Setup of run A:
## cpu_system
module cpu_system(
    input          clk,
    input          reset,
    output         imem_read,
    output [5:0]   imem_addr,
    input  [127:0] imem_rdata,
    input          imem_busywait,
    output         dmem_read,
    output         dmem_write,
    output [5:0]   dmem_addr,
    output [31:0]  dmem_wdata,
    input  [31:0]  dmem_rdata,
    input          dmem_busywait,
    output         ret_valid,
    output [31:0]  ret_pc,
    output         ret_rf_we,
    output [2:0]   ret_rf_waddr,
    output [7:0]   ret_rf_wdata
);
    wire [31:0] PC, INSTRUCTION;
    wire [7:0] ALU_RESULT, REGOUT1, CACHE_READDATA;
    wire READENABLE_CACHE, WRITEENABLE_CACHE, CACHE_BUSYWAIT, INSTRUCT_CACHE_BUSYWAIT;
    CPU myCPU(PC, INSTRUCTION, clk, reset, READENABLE_CACHE, WRITEENABLE_CACHE, ALU_RESULT, REGOUT1, CACHE_READDATA, CACHE_BUSYWAIT, INSTRUCT_CACHE_BUSYWAIT,
  ...
make LEC_CHECK=0 CAP_MARGIN=20 CELL_PAD_IN_SITES_DETAIL_PLACEMENT=1 CORE_MARGIN=2 CORE_UTILIZATION=72 GPL_TIMING_DRIVEN=0 SLEW_MARGIN=20 TNS_END_PERCENT=75 finish   # period 9.0 ns
run.sh (not shown) runs the stock make flow with config.mk's settings and CLKGATE_MAP_FILE=.
Status: run A FAILED at detailed placement (tool error)
For run B, these inputs were changed with respect to run A:
- removing TNS_END_PERCENT (formerly 75)
- changing SLEW_MARGIN from 20 to 10
- changing CORE_UTILIZATION from 72 to 59
- setting CORE_ASPECT_RATIO to 1.02 for the first time
- setting CTS_CLUSTER_SIZE to 98 for the first time
- changing CAP_MARGIN from 20 to 35
- removing CELL_PAD_IN_SITES_DETAIL_PLACEMENT (formerly 1)
- changing the clock period (ns, I/O delays scaled along) from 9.0 to 13.7
Findings:
Run B | status: complete | timing, DRC, antenna: pass. Global placement routability congestion delta for run B relative to run A: 2.5% lower. Floorplan utilization was lower in run B than in run A. Number of cell rows for run B: 11 up relative to run A. Overall die area grows by more than 10% when moving from run A to run B.
## Diff of input files: run C against run B
- removing GPL_TIMING_DRIVEN (formerly 0)
- changing CAP_MARGIN from 35 to 20
- removing CORE_ASPECT_RATIO (formerly 1.02)
- changing CORE_UTILIZATION from 59 to 70
- changing SLEW_MARGIN from 10 to 20
- changing CTS_CLUSTER_SIZE from 98 to 39
- setting ABC_AREA to 0 for the first time
- setting SETUP_SLACK_MARGIN to 0.96 for the first time
- changing the clock period (ns, I/O delays scaled along) from 13.7 to 3.46
==> comparison <==
The flow ended early for run C: it failed with a tool error in global routing. For the worst-case setup slack after placement, run C came in 4.71 ns lower than run B did. On run C: width of the chip is 22 um lower than what run B gave. [compare] base=run B new=run C: floorplan die area now smaller; area reported by Yosys stat comparable; CTS buffer count now smaller.
Input changes introduced in run D (baseline for comparison: run C):
- clearing SETUP_SLACK_MARGIN, which used to be 0.96
- clearing CTS_CLUSTER_SIZE, which used to be 39
- clearing ABC_AREA, which used to be 0
- swapping 70 for 58 in CORE_UTILIZATION
- swapping 3.46 for 5.4 in the clock period (ns, I/O delays scaled along)
==> comparison <==
- Number of resized instances in the post-cts repair step, run C and run D: larger value in run C
- Routability congestion estimate (lower): run D
- Of run C and run D, none finishes clean.
- Where placeable core area is concerned, run C is better than run D.
- | post-synthesis cell type count | run D vs run C | ≈ equal |
Here is what was changed in the inputs of run E compared with run D.
- SETUP_SLACK_MARGIN: unset -> 1.29
- CTS_CLUSTER_DIAMETER: unset -> 352
- HOLD_SLACK_MARGIN: unset -> 0.27
- CORE_UTILIZATION: 58 -> 66
- TNS_END_PERCENT: unset -> 10
- CTS_CLUSTER_SIZE: unset -> 17
- PLACE_DENSITY_LB_ADDON: unset -> 0.0
- CAP_MARGIN: 20 -> 40
==> results <==
Run E had finished all stages when the layout checks came back failing, citing setup timing.
The flow completed for run D, but it is not clean: the layout still shows setup timing.
Taking run D as the reference, in run E largest net degree at the start of global routing down 27%.
Number of global-route vias before repair is higher on run E
Relative to run E, the following input files were edited for run F:
- changing CAP_MARGIN from 40 to 20
- removing SETUP_SLACK_MARGIN (formerly 1.29)
- changing CORE_UTILIZATION from 66 to 40
- removing HOLD_SLACK_MARGIN (formerly 0.27)
- removing CTS_CLUSTER_SIZE (formerly 17)
- removing TNS_END_PERCENT (formerly 10)
- removing PLACE_DENSITY_LB_ADDON (formerly 0.0)
- removing CTS_CLUSTER_DIAMETER (formerly 352)
- changing the clock period (ns, I/O delays scaled along) from 5.4 to 5.37
## What came out
- Status for run F and run E: no clean run
- In run F the implementation ran to completion but is not tape-out ready, as the final checks report setup timing.
- Although run E finished all stages, its layout failed final checks on setup timing.
- Cmp run F vs run E: global-route usage lower in run F
- The arrival time reported for the critical path endpoint in run F sits 0.12 ns below the value recorded for run E.

* * *

## job 8533
cpu_system again, from the RTL that the note above started with.
Design cpu_system, start of the top module:
module cpu_system(
    input          clk,
    input          reset,
    output         imem_read,
    output [5:0]   imem_addr,
    input  [127:0] imem_rdata,
    input          imem_busywait,
    output         dmem_read,
    output         dmem_write,
    output [5:0]   dmem_addr,
    output [31:0]  dmem_wdata,
    input  [31:0]  dmem_rdata,
    input          dmem_busywait,
    output         ret_valid,
    output [31:0]  ret_pc,
    output         ret_rf_we,
    output [2:0]   ret_rf_waddr,
    output [7:0]   ret_rf_wdata
);
clock: 5.42 ns
lec_check: 0
cap_margin: 20
cell_pad_in_sites_global_placement: 0
core_margin: 2
core_utilization: 70
cts_cluster_size: 20
gpl_routability_driven: 1
min_routing_layer: met1
place_density_lb_addon: 0.07
slew_margin: 20
Job 8533: GRT-0232 in 5_1_grt -> run aborted
[inputs] job 8079 vs job 8533
- CTS_CLUSTER_SIZE no longer set, was 20
- PLACE_DENSITY_LB_ADDON no longer set, was 0.07
- GPL_ROUTABILITY_DRIVEN no longer set, was 1
- CELL_PAD_IN_SITES_GLOBAL_PLACEMENT no longer set, was 0
- MIN_ROUTING_LAYER no longer set, was met1
- CORE_UTILIZATION now 61, was 70
- the clock period (ns, I/O delays scaled along) now 5.4, was 5.42
==> comparison <==
The layout from job 8079, despite a flow that completed every stage, fails the layout checks, with the failing checks listed as setup timing.
| total setup buffers inserted after CTS | higher: job 8533 |
Placer's final routability congestion estimate, job 8079 and job 8533: lower on job 8079
| cell total after placement | higher: job 8079 |
The inputs of job 131 differ from those of job 8079 as listed below.
- putting SETUP_SLACK_MARGIN at 1.57 where nothing was set
- putting CTS_CLUSTER_SIZE at 34 where nothing was set
- putting PLACE_DENSITY_LB_ADDON at 0.01 where nothing was set
- putting GPL_ROUTABILITY_DRIVEN at 0 where nothing was set
- putting CELL_PAD_IN_SITES_GLOBAL_PLACEMENT at 1 where nothing was set
- putting MIN_ROUTING_LAYER at met1 where nothing was set
Findings:
No crash in job 131: every stage finished, but the layout fails its final checks due to setup timing.
On clock skew, job 131 does better than job 8079.
Relative to job 8079, the number of clock buffers in the layout of job 131 is lower by 3.4%.
Compared with job 8079, in job 131 number of antenna violations at the first check in global routing rose 2, wire length fell 2.0%, area fraction in xor and xnor cells about even, summed area of non-filler cells in the final layout fell 1.1%, non-clock buffer count fell about 1.2%.
Job 131 ended up with fewer standard cells than job 8079.
#### Input delta (job 7866 over job 131)
- changing CORE_UTILIZATION from 61 to 66
- removing CELL_PAD_IN_SITES_GLOBAL_PLACEMENT (formerly 1)
- removing GPL_ROUTABILITY_DRIVEN (formerly 0)
- removing PLACE_DENSITY_LB_ADDON (formerly 0.01)
- removing CTS_CLUSTER_SIZE (formerly 34)
- removing SETUP_SLACK_MARGIN (formerly 1.57)
- removing MIN_ROUTING_LAYER (formerly met1)
- changing the clock period (ns, I/O delays scaled along) from 5.4 to 4.8
### Flow results
- [job 7866] flow finished | final checks: failed | reasons: setup timing
- Compared with job 131, in job 7866 slew of the pin with the lowest slew margin went up 140 ps, final area went up 1.6%.
- Job 131 → job 7866: worst path buffer plus inverter count has increased; number of signal-net buffers in the layout has increased; final critical-path share of the clock period has increased; layout overhead on the synthesized area has increased.
- Cmp job 7866 and job 131 / worst hold margin / higher: job 7866
## Diff of input files: job 5855 against job 7866
- PLACE_DENSITY_LB_ADDON newly set to 0.0
- TNS_END_PERCENT newly set to 10
- SETUP_SLACK_MARGIN newly set to 1.59
- CTS_CLUSTER_SIZE newly set to 49
- the clock period (ns, I/O delays scaled along) changed from 4.8 to 5.4
Between job 7866 and job 5855, setup skew after layout is higher for job 5855, job 7866 comes in under that. On job 5855: global-route usage is 4.7 points lower than what job 7866 gave. Nothing crashed in job 5855 and all stages finished; the problem is that the final layout failed, the offending checks being setup timing. Going from job 7866 to job 5855, worst setup slack now larger; peak per-stage delay on the critical path grew by 280 ps; cell area went down by 0.0011 sq mm. | number of detailed-route iterations in the first pass | job 5855 vs job 7866 | 2 lower |. Via density per instance (job 7866 / job 5855): 1.05.
Edits applied to the flow inputs when going from job 5855 to job 9168:
- CORE_UTILIZATION changed from 66 to 70
- CTS_CLUSTER_SIZE changed from 49 to 50
- SETUP_SLACK_MARGIN changed from 1.59 to 1.42
- TNS_END_PERCENT removed (was 10)
- HOLD_SLACK_MARGIN newly set to 0.29
- 5_1_grt: job 9168 exited with error
- Going from job 5855 to job 9168, number of setup buffers added after CTS went down 29; synthesis-stage register bit count flat.
- When job 9168 is set beside job 5855, its y dimension of the die turns out to be 2.9% smaller.
- Reported for job 9168 and job 5855, post-synthesis simple-gate area fraction turned out identical to the last digit.
- [compare] base=job 5855 new=job 9168: total placed cells including tap cells went down, width of the chip went down, synthesis area per yosys did not really move.

* * *

Starting RTL as in the previous note.
Settings: LEC_CHECK=0, CAP_MARGIN=20, CELL_PAD_IN_SITES_GLOBAL_PLACEMENT=1, CORE_MARGIN=2, CORE_UTILIZATION=59, CTS_CLUSTER_SIZE=14, GPL_ROUTABILITY_DRIVEN=0, MIN_ROUTING_LAYER=met1, PLACE_DENSITY=0.61, SLEW_MARGIN=20; clock period 6.99 ns.
The first run produced a layout that fails on capacitance limit, slew limit, setup timing.
Then changed:
Settings changed: CORE_UTILIZATION 59 to 46, CTS_CLUSTER_SIZE 14 to 34, GPL_TIMING_DRIVEN set to 0, MAX_ROUTING_LAYER set to met4, TNS_END_PERCENT set to 30.
Clock period 6.99 ns to 15.1 ns, I/O delays scaled along.
=> Now the flow finished with timing, DRC and antenna clean; die size is higher by 28%; area after synthesis stays the same; count of clock-buffer cells in the layout is higher by 17; hold slack is worse by 0.0076 ns; routed wire length is higher by about 3.6%.
Then changed:
Settings changed: CELL_PAD_IN_SITES_GLOBAL_PLACEMENT 1 to unset, CORE_UTILIZATION 46 to 30, CTS_CLUSTER_SIZE 34 to unset, GPL_ROUTABILITY_DRIVEN 0 to unset, GPL_TIMING_DRIVEN 0 to unset, MAX_ROUTING_LAYER met4 to unset, MIN_ROUTING_LAYER met1 to unset, PLACE_DENSITY 0.61 to unset, TNS_END_PERCENT 30 to unset.
Clock period 15.1 ns to 11.6 ns, I/O delays scaled along.
=>
- The changed run went through all stages and came out clean
- die size went up by well over a third
- critical path depth came out higher by 1
- non-clock buffer count drops by 144
- design area went down slightly
- core utilization goes down by 20 points
- global-route usage went down by 12 points
- hold slack barely changes

* * *

Setup of wip/maple:
Starting RTL as in the previous note.
==> flow/design.v (excerpt) <==
module cpu_system(
    input          clk,
    input          reset,
    output         imem_read,
    output [5:0]   imem_addr,
    input  [127:0] imem_rdata,
    input          imem_busywait,
    output         dmem_read,
    output         dmem_write,
    output [5:0]   dmem_addr,
    output [31:0]  dmem_wdata,
    input  [31:0]  dmem_rdata,
    input          dmem_busywait,
    output         ret_valid,
    output [31:0]  ret_pc,
    output         ret_rf_we,
    output [2:0]   ret_rf_waddr,
    output [7:0]   ret_rf_wdata
);
Settings: LEC_CHECK=0, ABC_AREA=1, CAP_MARGIN=20, CELL_PAD_IN_SITES_GLOBAL_PLACEMENT=0, CORE_MARGIN=2, CORE_UTILIZATION=61, CTS_CLUSTER_DIAMETER=29, CTS_CLUSTER_SIZE=34, GPL_ROUTABILITY_DRIVEN=1, HOLD_SLACK_MARGIN=0.29, MIN_ROUTING_LAYER=met1, PLACE_DENSITY=0.64, SETUP_SLACK_MARGIN=2.85, SLEW_MARGIN=20, TNS_END_PERCENT=5; clock period 9.54 ns.
The inputs of wip/pepper differ from those of wip/maple as listed below.
# wip/maple
export LEC_CHECK = 0
export ABC_AREA = 1
export CAP_MARGIN = 20
export CELL_PAD_IN_SITES_GLOBAL_PLACEMENT = 0
export CORE_MARGIN = 2
export CORE_UTILIZATION = 61
export CTS_CLUSTER_DIAMETER = 29
export CTS_CLUSTER_SIZE = 34
export GPL_ROUTABILITY_DRIVEN = 1
export HOLD_SLACK_MARGIN = 0.29
export MIN_ROUTING_LAYER = met1
export PLACE_DENSITY = 0.64
export SETUP_SLACK_MARGIN = 2.85
export SLEW_MARGIN = 20
export TNS_END_PERCENT = 5
create_clock -name core_clock -period 9.54 [get_ports {clk}]
# wip/pepper
export LEC_CHECK = 0
export CAP_MARGIN = 20
export CORE_MARGIN = 2
export CORE_UTILIZATION = 70
export CTS_CLUSTER_SIZE = 14
export SLEW_MARGIN = 20
create_clock -name core_clock -period 3.25 [get_ports {clk}]
### Flow results
Flow for wip/pepper halted at global routing, error code GRT-0232. Of wip/maple and wip/pepper, the lower total CTS buffers belongs to wip/pepper. Summary of wip/pepper over wip/maple: number of hold buffers added after CTS held steady; mux contribution to synthesized area grew by 12 points. Looking at count of different cell masters after synthesis, wip/pepper sits 72% higher than wip/maple does. Taking wip/pepper as 1.0, wip/maple lands at 0.77 on post-cts gate resize count. Overall die area of wip/pepper falls short of that of wip/maple by more than 10%. wip/pepper against wip/maple: post-synthesis simple-gate area fraction went down 11 points; worst slack after detailed placement went down 5.43 ns; compound-cell area share of the yosys netlist went down 2.0 points. In wip/pepper the cell area after synthesis turned out 4.3% lower than in wip/maple. Looking at number of H-tree levels across wip/maple and wip/pepper, the one that comes out lower is wip/pepper.

* * *

cpu_system again, from the RTL that the note above started with.
## cpu_system
module cpu_system(
    input          clk,
    input          reset,
    output         imem_read,
    output [5:0]   imem_addr,
    input  [127:0] imem_rdata,
    input          imem_busywait,
    output         dmem_read,
    output         dmem_write,
    output [5:0]   dmem_addr,
    output [31:0]  dmem_wdata,
    input  [31:0]  dmem_rdata,
    input          dmem_busywait,
    output         ret_valid,
    output [31:0]  ret_pc,
    output         ret_rf_we,
    output [2:0]   ret_rf_waddr,
    output [7:0]   ret_rf_wdata
);
clock: 12.9 ns
lec_check: 0
cap_margin: 25
core_aspect_ratio: 1.63
core_margin: 10
core_utilization: 34
cts_cluster_size: 41
gpl_routability_driven: 0
gpl_timing_driven: 0
hold_slack_margin: 0.24
min_routing_layer: met1
place_density_lb_addon: 0.23
slew_margin: 20
Rerun with:
==> flow/config.mk (replaced) <==
export PLATFORM = sky130hd
export DESIGN_NAME = cpu_system
export DESIGN_NICKNAME = cpu_system
export VERILOG_FILES = /design/flow/design.v
export SDC_FILE = /design/flow/constraint.sdc
export NUM_CORES = 4
export LEC_CHECK = 0
export CAP_MARGIN = 20
export CORE_MARGIN = 2
export CORE_UTILIZATION = 40
export SLEW_MARGIN = 20
==> flow/constraint.sdc (replaced) <==
create_clock -name core_clock -period 9.72 [get_ports {clk}]
set_input_delay 1.9440 -clock core_clock [delete_from_list [all_inputs] [get_ports {clk}]]
set_output_delay 1.9440 -clock core_clock [all_outputs]
set_load 0.01 [all_outputs]
Design area rose by 0.48%.
Cell count drops by 4.2%.
Area after synthesis does not change.
Routed wire length is lower by 12%.
Die size decreases by 21%.
Sequential cell count stays the same.
Non-clock buffer count climbs by 15.
Rerun with:
--- a/flow/config.mk
+++ b/flow/config.mk
@@ -10 +10,5 @@
-export CORE_UTILIZATION = 40
+export CORE_UTILIZATION = 70
+export CTS_CLUSTER_SIZE = 49
+export HOLD_SLACK_MARGIN = 0.3
+export PLACE_DENSITY_LB_ADDON = 0.0
+export SETUP_SLACK_MARGIN = 0.65
==> flow/constraint.sdc (replaced) <==
create_clock -name core_clock -period 5.4 [get_ports {clk}]
set_input_delay 1.0800 -clock core_clock [delete_from_list [all_inputs] [get_ports {clk}]]
set_output_delay 1.0800 -clock core_clock [all_outputs]
set_load 0.01 [all_outputs]
Result: With this change the flow did not get past global routing with GRT-0232. Area after synthesis stays the same. Die area goes down by about 40%. Synthesized cell count stays the same.
